== wip/onyx ==
==> flow/design.v <==
module mdc (clk, rst_n, start, A, B, out, done);
input clk, rst_n, start;
input [7:0] A, B;
output reg [7:0] out;
output reg done;
reg [1:0] state;
reg [7:0] A_aux, B_aux;
localparam IDLE = 2'b00;
localparam SUBTRACT = 2'b01;
localparam FINISHED = 2'b10;
always @(posedge clk or negedge rst_n) begin
    if (!rst_n) begin
        state <= IDLE;
        out <= 0;
        done <= 0;
    end else begin
        done <= 0;
        case (state)
            IDLE: begin
                state <= IDLE;
                if (start) begin
                    state <= SUBTRACT;
                    A_aux <= A;
                    B_aux <= B;
                end
            end
            SUBTRACT: begin
                state <= SUBTRACT;
                if (A_aux > B_aux)
                    A_aux <= A_aux - B_aux;
                else if (B_aux > A_aux)
                    B_aux <= B_aux - A_aux;
                else
                    state <= FINISHED;
            end
            FINISHED: begin
                state <= IDLE;
                done <= 1;
                out <= A_aux;
            end
            default: state <= IDLE;
        endcase
    end
end
endmodule
Settings: LEC_CHECK=0, CAP_MARGIN=40, CORE_MARGIN=2, CORE_UTILIZATION=72, CTS_BUF_LIST=sky130_fd_sc_hd__clkbuf_16, CTS_CLUSTER_SIZE=69, GPL_ROUTABILITY_DRIVEN=0, GPL_TIMING_DRIVEN=1, PLACE_DENSITY=0.38, SETUP_SLACK_MARGIN=0.29, SLEW_MARGIN=20; clock period 3.94 ns.
run.sh (not shown) runs the stock make flow with config.mk's settings and CLKGATE_MAP_FILE=.
The following lists how wip/harbor was set up differently from wip/onyx:
- CORE_UTILIZATION: 72 -> 66
- GPL_ROUTABILITY_DRIVEN: 0 -> unset
- GPL_TIMING_DRIVEN: 1 -> unset
- CTS_CLUSTER_SIZE: 69 -> unset
- SETUP_SLACK_MARGIN: 0.29 -> unset
- PLACE_DENSITY: 0.38 -> unset
- the clock period (ns, I/O delays scaled along): 3.94 -> 2.17
Findings:
- wip/harbor did not make it past clock tree synthesis, where a tool error ended it.
- NOTE die boundary height wip/onyx->wip/harbor increased by a few percent
- Initial cell density of the core: wip/harbor vs wip/onyx down 3.1 points
- Chip area estimate from yosys synthesis: wip/onyx vs wip/harbor identical
- Of wip/harbor and wip/onyx, the run reporting the lower worst setup slack after placement was wip/harbor.
- As of wip/harbor, post-placement cell count had risen by more than 10% compared to wip/onyx.
- [compare] base=wip/onyx new=wip/harbor: area after detailed placement grew by about 10%, floorplan die width climbed about 4%, floorplan core area increased 4.4%, die area saw an increase.
Modified inputs, wip/garnet compared to wip/harbor
- CAP_MARGIN changed from 40 to 20
- CORE_UTILIZATION changed from 66 to 31
- the clock period (ns, I/O delays scaled along) changed from 2.17 to 2.85
==> comparison <==
The flow ran to completion for all of wip/harbor and wip/garnet but wip/harbor, which stopped partway. wip/harbor terminated abnormally: clock tree synthesis reported DPL-0033. Going from wip/harbor to wip/garnet, the global placement routability congestion was found to have gone down by 8.5%. In terms of xor/xnor cell area share of the yosys netlist, wip/garnet and wip/harbor differ only marginally. Post-synth area from yosys stat: wip/garnet vs wip/harbor identical. Comparing wip/harbor and wip/garnet, the lower area of the core region is on wip/harbor. wip/garnet gives more number of placed instances, taps included than wip/harbor did. Compared with wip/harbor, wip/garnet shows a lower starting utilization of the core area. As far as mapped cell area is concerned, wip/harbor and wip/garnet perform about the same.


Setup of run A:
RTL: the design.v shown in full above, as it stands there.
clock: 4.87 ns
lec_check: 0
cap_margin: 0
core_aspect_ratio: 0.5
core_margin: 2
core_utilization: 72
cts_buf_list: sky130_fd_sc_hd__clkbuf_16
cts_cluster_diameter: 214
cts_cluster_size: 89
gpl_timing_driven: 1
place_density: 0.36
slew_margin: 20
tns_end_percent: 5
Run A finished every step from synthesis to the final layout, and the layout passed the timing, design-rule and antenna checks.
Edits applied to the flow inputs when going from run A to run B:
# run A
export LEC_CHECK = 0
export CAP_MARGIN = 0
export CORE_ASPECT_RATIO = 0.5
export CORE_MARGIN = 2
export CORE_UTILIZATION = 72
export CTS_BUF_LIST = sky130_fd_sc_hd__clkbuf_16
export CTS_CLUSTER_DIAMETER = 214
export CTS_CLUSTER_SIZE = 89
export GPL_TIMING_DRIVEN = 1
export PLACE_DENSITY = 0.36
export SLEW_MARGIN = 20
export TNS_END_PERCENT = 5
create_clock -name core_clock -period 4.87 [get_ports {clk}]
# run B
export LEC_CHECK = 0
export CAP_MARGIN = 0
export CORE_MARGIN = 2
export CORE_UTILIZATION = 66
export CTS_BUF_LIST = sky130_fd_sc_hd__clkbuf_16
export SLEW_MARGIN = 20
create_clock -name core_clock -period 2.15 [get_ports {clk}]
[summary]
No final results exist for run B, since it was stopped by error DPL-0038 during 5_1_grt.
Run B vs run A on post-cts resize count: run B is the higher one.
The area of the mapped netlist was comparable across run A and run B.
What run A reported for y dimension of the die has to be multiplied by 1.4 to get the figure for run B.
For number of placed instances with taps included, dividing the value from run B by the value from run A gives 1.06.
Reported for run A and run B, count of input and output buffers turned out identical to the last digit.
Reported for run A and run B, net count after synthesis turned out identical to the last digit.
When run B is measured against run A, its die area turns out 7.6% higher.
--- input diff run B..run C ---
# run B
export LEC_CHECK = 0
export CAP_MARGIN = 0
export CORE_MARGIN = 2
export CORE_UTILIZATION = 66
export CTS_BUF_LIST = sky130_fd_sc_hd__clkbuf_16
export SLEW_MARGIN = 20
create_clock -name core_clock -period 2.15 [get_ports {clk}]
# run C
export LEC_CHECK = 0
export CAP_MARGIN = 20
export CORE_MARGIN = 2
export CORE_UTILIZATION = 40
export CTS_BUF_LIST = sky130_fd_sc_hd__clkbuf_16
export SLEW_MARGIN = 20
create_clock -name core_clock -period 2.85 [get_ports {clk}]
--- outcome ---
Run C finished every step from synthesis to the final layout, and the layout passed the timing, design-rule and antenna checks. What run B reported for floorplan die height has to be multiplied by 1.3 to get the figure for run C. Reported for run C and run B, area after synthesis turned out identical to the last digit. In the floorplan summary, run C is listed with a die area greater than that of run B. Looking at setup fix buffers added after clock tree synthesis across run C and run B, the one that comes out lower is run C. Delta (run C minus run B): number of cells upsized or downsized after cts lost 12, area fraction in xor and xnor cells about even. Run C vs run B: die width up by more than a quarter. Summary — floorplan-stage core utilization, run C relative to run B: lower, by 29 points.
The inputs of run D differ from those of run C as listed below.
# run C
export LEC_CHECK = 0
export CAP_MARGIN = 20
export CORE_MARGIN = 2
export CORE_UTILIZATION = 40
export CTS_BUF_LIST = sky130_fd_sc_hd__clkbuf_16
export SLEW_MARGIN = 20
create_clock -name core_clock -period 2.85 [get_ports {clk}]
# run D
export LEC_CHECK = 0
export CAP_MARGIN = 20
export CORE_ASPECT_RATIO = 0.5
export CORE_MARGIN = 8
export CORE_UTILIZATION = 40
export CTS_BUF_LIST = sky130_fd_sc_hd__clkbuf_16
export SLEW_MARGIN = 20
create_clock -name core_clock -period 4.0 [get_ports {clk}]
## What came out
- Having completed the whole flow, run D delivered a layout that passed the timing, design-rule and antenna checks.
- Looking at largest net degree at the start of global routing across run D and run C, the one that comes out lower is run D.
- Where total power is concerned, run C is outperformed by run D.
- Relative to run C, placeable core region increased by about 1.8% in run D.
- Run C reports its critical path endpoint as A_aux[7] while run D reports A_aux[3].
- The run with more routed wire is run D, not run C.
- Run D vs run C on number of cells on the worst reg-to-reg path: run D is the lower one.
- Run C reports its cell type of the slowest stage on the worst timing path as sky130_fd_sc_hd__fa_1 while run D reports sky130_fd_sc_hd__a21oi_1.
Setup changes, run D to run E
# run D
export LEC_CHECK = 0
export CAP_MARGIN = 20
export CORE_ASPECT_RATIO = 0.5
export CORE_MARGIN = 8
export CORE_UTILIZATION = 40
export CTS_BUF_LIST = sky130_fd_sc_hd__clkbuf_16
export SLEW_MARGIN = 20
create_clock -name core_clock -period 4.0 [get_ports {clk}]
# run E
export LEC_CHECK = 0
export CAP_MARGIN = 15
export CORE_ASPECT_RATIO = 0.59
export CORE_MARGIN = 4
export CORE_UTILIZATION = 43
export CTS_BUF_LIST = sky130_fd_sc_hd__clkbuf_16
export CTS_CLUSTER_DIAMETER = 304
export GPL_ROUTABILITY_DRIVEN = 0
export GPL_TIMING_DRIVEN = 0
export HOLD_SLACK_MARGIN = 0.23
export PLACE_DENSITY_LB_ADDON = 0.14
export SLEW_MARGIN = 15
export TNS_END_PERCENT = 40
create_clock -name core_clock -period 4.0 [get_ports {clk}]
==> comparison <==
Across run D and run E, the outcome is the same: a clean finish for every run. Cmp run D and run E / non-clock buffer count / lower: run D. Run E against run D: routed wire length increased by 300 µm relative to the old numbers; highest cell delay on the worst timing path increased by 100 ps relative to the old numbers. Diff run D and run E: growth of design area from synthesis to finish higher in run E. Per the comparison of run E with run D, first-pass GRT wire length climbed 5.1%; sequential power went down by about 7%.
Power and IR drop assume default switching activity.
